run A:
## pcs_10g_top
module pcs_10g_top #(
    parameter INIT_IDLE_DISPATCH = 1   
) (
    input  wire        clk,            
    input  wire        rst_n,          
    input  wire [63:0] xgmii_txd,      
    input  wire [7:0]  xgmii_txc,      
    output wire [63:0] xgmii_rxd,      
    output wire [7:0]  xgmii_rxc,      
    output wire [15:0] gth_txdata,     
    output wire [1:0]  gth_txheader,   
    output wire        gth_txdata_valid,
    input  wire [15:0] gth_rxdata,     
    input  wire [1:0]  gth_rxheader,   
    input  wire        gth_rxdata_valid,
    input  wire        gth_rxheader_valid,
    output wire        gth_txsequence_done,  
    input  wire        gth_rxgearboxslip,    
    output wire        block_lock,     
    output wire        hi_ber,         
    output wire        pcs_status,     
    output wire        rx_link_up,     
    output wire        tx_encode_err,  
    output wire        rx_decode_err,  
    output wire [15:0] ber_count,      
    output wire [7:0]  errored_blocks, 
    input  wire        status_read,    
    output wire        pcs_status_ll   
);
wire [65:0] enc_block;
wire        enc_valid;
wire        enc_error;
pcs_10g_enc_64b66b u_encoder (
    .clk            (clk),
    .rst_n          (rst_n),
    .xgmii_txd      (xgmii_txd),
    .xgmii_txc      (xgmii_txc),
  ...
For scale: roughly 4300 cells after synthesis, roughly 220 I/O pins, ~0.040 sq mm of cells after synthesis.
Settings: LEC_CHECK=0, ABC_AREA=0, CAP_MARGIN=15, CELL_PAD_IN_SITES_DETAIL_PLACEMENT=2, CELL_PAD_IN_SITES_GLOBAL_PLACEMENT=2, CORE_MARGIN=2, CORE_UTILIZATION=46, CTS_CLUSTER_SIZE=53, GPL_TIMING_DRIVEN=1, PLACE_DENSITY_LB_ADDON=0.07, SETUP_SLACK_MARGIN=0.25, SLEW_MARGIN=25; clock period 2.62 ns.
run.sh (not shown) runs the stock make flow with config.mk's settings and CLKGATE_MAP_FILE=.
Run A failed in 4_1_cts with DPL-0033.
Modified inputs, run B compared to run A
Settings: removing CELL_PAD_IN_SITES_GLOBAL_PLACEMENT (formerly 2); changing SLEW_MARGIN from 25 to 20; removing ABC_AREA (formerly 0); removing CELL_PAD_IN_SITES_DETAIL_PLACEMENT (formerly 2); removing CTS_CLUSTER_SIZE (formerly 53); removing GPL_TIMING_DRIVEN (formerly 1); removing PLACE_DENSITY_LB_ADDON (formerly 0.07); changing SETUP_SLACK_MARGIN from 0.25 to 0.69; changing CAP_MARGIN from 15 to 20; changing CORE_UTILIZATION from 46 to 59; changing the clock period (ns, I/O delays scaled along) from 2.62 to 3.4.
## What came out
- Run B: flow completed, timing, DRC and antenna clean
- Count of buffers from port buffering: run A vs run B identical
- Run B — post-place instance area 5.6% lower, run A as reference
- Measured against run A, the die area of run B comes out at 0.78 times the reference value.
- Run B vs run A — horizontal die dimension dropped by more than 10%
- Diff run A..run B | synthesized cell count | unchanged
- Run A → run B: die extent in y lower, count of distinct cell types in the synthesized netlist neither gained nor lost much.
- From run A to run B, synthesized-area fraction occupied by adder cells did not move at all.
--- input diff run B..run C ---
Settings: a deleted SETUP_SLACK_MARGIN that had been 0.69; an added ABC_AREA of 1; an added CTS_CLUSTER_SIZE of 100; a change of the clock period (ns, I/O delays scaled along) from 3.4 to 3.62.
### Flow results
Run C | status: complete | timing, DRC, antenna: pass. On setup slack, the higher figure sits with run B, not run C. Run B vs run C, critical path start-end classification: in2reg vs reg2reg. On run C: fraction of synthesized area in multiplexers is 4.7 points lower than what run B gave. met1 capacity usage during global routing up 3.2 points in run C wrt run B. Diff run B -> run C | synthesized-area fraction occupied by ao, oa, aoi and oai cells | decrease of 1.2 points. Effective utilization at floorplan of run B is on par with run C. Clock-buffer cell count for run C: 20 down relative to run B. Run C: signal arrival time at the worst endpoint higher than run B. Changes observed in run C relative to run B: layout net count grew by 28%; path length in cells of the critical path rose 2.
> inputs changed (run C -> run D)
Settings: GPL_ROUTABILITY_DRIVEN newly set to 0; SLEW_MARGIN changed from 20 to 30; CAP_MARGIN changed from 20 to 30; PLACE_DENSITY_LB_ADDON newly set to 0.1; CORE_UTILIZATION changed from 59 to 40; CTS_CLUSTER_SIZE removed (was 100); the clock period (ns, I/O delays scaled along) changed from 3.62 to 2.58.
[summary]
When run D is measured against run C, its die size turns out about 47% higher. Looking at global-route wire length before repair, run D sits above run C. Compared run D vs run C, and part of the total power dissipated in combinational logic is up in run D. Compare run C and run D | count of nets after finishing higher: run D. Re unique cell type count in the Yosys netlist: no difference whatsoever between run C and run D. Relative to run C, routed length on met2 has increased by 1.8% in run D. Run D: area of the placeable core is 0.035 sq mm higher than what run C reported.
The following lists how run E was set up differently from run D:
Settings: removing ABC_AREA (formerly 1); setting SETUP_SLACK_MARGIN to -0.21 for the first time; removing GPL_ROUTABILITY_DRIVEN (formerly 0); changing CAP_MARGIN from 30 to 20; changing CORE_UTILIZATION from 40 to 67; removing PLACE_DENSITY_LB_ADDON (formerly 0.1); changing SLEW_MARGIN from 30 to 20; changing the clock period (ns, I/O delays scaled along) from 2.58 to 2.3.
[summary]
Run D finished end to end and its layout was clean on timing, DRC and antenna.
Completing all stages was not enough for run E: its layout failed the final checks because of negative setup slack.
On smallest hold slack, the higher figure sits with run E, not run D.
Delta (run E minus run D): routed length on met3 saw an increase, smallest setup slack after layout moved down.
Looking at most heavily used metal layer in global routing, the met1 result is from run D; the met2 one comes from run E.
Summary of run E over run D: synthesized area moved down; post-route antenna net violation count shows no meaningful change.
Measured against each other, run E and run D differ in relative contribution of the clock network to total power, the lower figure coming from run E.
Compared with run D, run E shows number of gates given a new drive strength after cts higher by 16.
Relative to run D, the initial core utilization of run E is higher by 28 points.
Taking run E over run D, the number of nets at the end of the flow ratio works out to 0.79.
Power is estimated from default activity; no workload was simulated.
